==> branch cedar: inputs <==
==> flow/design.v <==
module ALU(Ain,Bin,ALUop,out,Z);
input [15:0] Ain, Bin;
input [1:0] ALUop;
output [15:0] out;
output Z;
assign out = (ALUop == 2'b00) ? (Ain + Bin) : (ALUop == 2'b01) ? (Ain - Bin) : (ALUop == 2'b10) ? (Ain & Bin) : (~Bin) ;
assign Z =  (out == 16'b0000000000000000) ?  1'b1 : 1'b0;
endmodule
module regfile(data_in,writenum,write,readnum,clk,data_out);
input [15:0] data_in;
input [2:0] writenum, readnum;
input write, clk;
output [15:0] data_out;
reg [15:0] R[7:0];  
reg [15:0] data_out;
always_ff @ (posedge clk)
begin 
if (write)  
    R[writenum] <= data_in;   
end  
assign data_out = R[readnum];  
endmodule
module shifter(in,shift,sout);
input [15:0] in;
input [1:0] shift;
output [15:0] sout;
reg [15:0] sout;
always_comb 
begin 
    if (shift == 2'b00)
        sout = in;
    else if (shift == 2'b01)
        sout = in << 1;
    else if (shift == 2'b10)
        sout = in >> 1;
    else if (shift == 2'b11)
    begin
      sout = in >> 1;
      sout[15] = in[15];
    end 
    else 
    sout = 16'bxxxxxxxxxxxxxxxx;
end 
endmodule
module datapath (clk, writenum, readnum, write, datapath_in, vsel, loada, loadb, loadc, shift, asel, bsel, ALUop, loads, Z_out, datapath_out);
input write, clk, loada, loadb, loadc, asel, bsel, loads, vsel;
input [1:0] ALUop, shift;
input [2:0] writenum, readnum;
input [15:0] datapath_in;
output Z_out;
output [15:0] datapath_out;
wire [15:0] data_in;
reg[15:0] aloaded, in;
wire [15:0] Bin, Ain;
reg Z_out;
reg [15:0] datapath_out;
wire [15:0] data_out, sout, out;
wire Z;
assign data_in = vsel ? datapath_in : datapath_out;  
regfile REGFILE(data_in, writenum, write, readnum, clk, data_out);  
always_ff @(posedge clk)  
begin
if (loada == 1) 
begin
 aloaded <= data_out ;
end
end 
always_ff @(posedge clk)  
begin
if (loadb == 1) 
begin
 in <= data_out ;
end
end 
shifter SHIFTER(in,shift,sout);
assign Bin = bsel ? ({11'b0, datapath_in[4:0]}) : sout ;  
assign Ain = asel ? (16'b0000000000000000) : aloaded ;
ALU alu(Ain,Bin,ALUop,out,Z);  
always_ff @(posedge clk)  
begin
if (loads == 1) 
begin
 Z_out <= Z ;
end
end 
always_ff @(posedge clk)  
begin
if (loadc == 1) 
begin
 datapath_out <= out ;
end
end 
endmodule 
==> flow/run.sh <==
#!/bin/bash
# the make line also repeats each setting of config.mk as NAME=value (left out here)
make -C /OpenROAD-flow-scripts/flow DESIGN_CONFIG=/design/flow/config.mk WORK_HOME=/design/flow/orfs CLKGATE_MAP_FILE= finish
==> flow/config.mk <==
export PLATFORM = sky130hd
export DESIGN_NAME = datapath
export DESIGN_NICKNAME = datapath
export VERILOG_FILES = /design/flow/design.v
export SDC_FILE = /design/flow/constraint.sdc
export NUM_CORES = 4
export LEC_CHECK = 0
export CAP_MARGIN = 20
export CELL_PAD_IN_SITES_GLOBAL_PLACEMENT = 0
export CORE_ASPECT_RATIO = 1.76
export CORE_MARGIN = 2
export CORE_UTILIZATION = 53
export CTS_CLUSTER_DIAMETER = 213
export CTS_CLUSTER_SIZE = 12
export GPL_ROUTABILITY_DRIVEN = 1
export MAX_ROUTING_LAYER = met4
export MIN_ROUTING_LAYER = met2
export PLACE_DENSITY_LB_ADDON = 0.21
export SLEW_MARGIN = 40
export TNS_END_PERCENT = 15
==> flow/constraint.sdc <==
create_clock -name core_clock -period 5.47 [get_ports {clk}]
set_input_delay 1.0940 -clock core_clock [delete_from_list [all_inputs] [get_ports {clk}]]
set_output_delay 1.0940 -clock core_clock [all_outputs]
set_load 0.01 [all_outputs]
==> branch fjord: changes against branch cedar <==
==> flow/config.mk (replaced) <==
export PLATFORM = sky130hd
export DESIGN_NAME = datapath
export DESIGN_NICKNAME = datapath
export VERILOG_FILES = /design/flow/design.v
export SDC_FILE = /design/flow/constraint.sdc
export NUM_CORES = 4
export LEC_CHECK = 0
export ABC_AREA = 1
export CAP_MARGIN = 20
export CORE_MARGIN = 2
export CORE_UTILIZATION = 65
export CTS_CLUSTER_SIZE = 85
export SETUP_SLACK_MARGIN = -0.09
export SLEW_MARGIN = 20
==> flow/constraint.sdc (replaced) <==
create_clock -name core_clock -period 2.94 [get_ports {clk}]
set_input_delay 0.5880 -clock core_clock [delete_from_list [all_inputs] [get_ports {clk}]]
set_output_delay 0.5880 -clock core_clock [all_outputs]
set_load 0.01 [all_outputs]
==> branch sierra: changes against branch cedar <==
==> flow/config.mk (replaced) <==
export PLATFORM = sky130hd
export DESIGN_NAME = datapath
export DESIGN_NICKNAME = datapath
export VERILOG_FILES = /design/flow/design.v
export SDC_FILE = /design/flow/constraint.sdc
export NUM_CORES = 4
export LEC_CHECK = 0
export CAP_MARGIN = 20
export CELL_PAD_IN_SITES_GLOBAL_PLACEMENT = 2
export CORE_ASPECT_RATIO = 1.76
export CORE_MARGIN = 3
export CORE_UTILIZATION = 47
export CTS_CLUSTER_SIZE = 83
export GPL_ROUTABILITY_DRIVEN = 0
export MAX_ROUTING_LAYER = met5
export PLACE_DENSITY = 0.65
export SLEW_MARGIN = 40
export TNS_END_PERCENT = 15
==> flow/constraint.sdc (replaced) <==
create_clock -name core_clock -period 3.65 [get_ports {clk}]
set_input_delay 0.7300 -clock core_clock [delete_from_list [all_inputs] [get_ports {clk}]]
set_output_delay 0.7300 -clock core_clock [all_outputs]
set_load 0.01 [all_outputs]
==> flow_metrics.env <==
# implementation run metrics
export IMPL_status="failed layout checks"
export IMPL_violations="setup timing"
export IMPL_setup_viol=8
export IMPL_totalPowerFinal_mw=5.298
export IMPL_met3_usage=0.03358
export IMPL_signal_buffers=229
export IMPL_dpl_cell_count=1090
export IMPL_worst_slack_ps=-826.9
export IMPL_crit_family="simple AND/OR/NAND/NOR gates"
export IMPL_initial_core_util=0.4809
export IMPL_worst_r2r_startpoint="in[0]"
export IMPL_wl_met1_um=8897
export IMPL_worst_slew_pin_slew_ps=787.9
[end of results for branch sierra]
==> flow_metrics.env <==
# implementation run metrics
export IMPL_status="finished clean"
export IMPL_initial_core_util=0.5423
export IMPL_coreArea_mm2=0.01695
export IMPL_holdPathEnd="REGFILE.R[3][13]"
export IMPL_grt_max_degree=38
export IMPL_worst_slack_ps=102.9
export IMPL_crit_family="AND-OR/OR-AND gates"
export IMPL_worst_slew_pin_slew_ps=921.0
export IMPL_ys_cells=664
export IMPL_wl_met1_um=0
export IMPL_signal_buffers=151
export IMPL_worst_r2r_startpoint="in[0]"
export IMPL_dpl_cell_count=1005
[end of results for branch cedar]
==> flow_metrics.env <==
# implementation run metrics
export IMPL_worst_slew_pin_slew_ps=914.5
export IMPL_crit_family="AND-OR/OR-AND gates"
export IMPL_wl_met1_um=11830
export IMPL_totalPowerFinal_mw=7.242
export IMPL_mux_share=0.01925
export IMPL_ff_type="edfxtp_1"
export IMPL_violations="setup timing"
export IMPL_setup_viol=7
export IMPL_worst_r2r_startpoint="in[12]"
export IMPL_die_area_mm2=0.01538
export IMPL_worst_slack_ps=-472.0
export IMPL_status="failed layout checks"
export IMPL_dpl_cell_count=1312
[end of results for branch fjord]
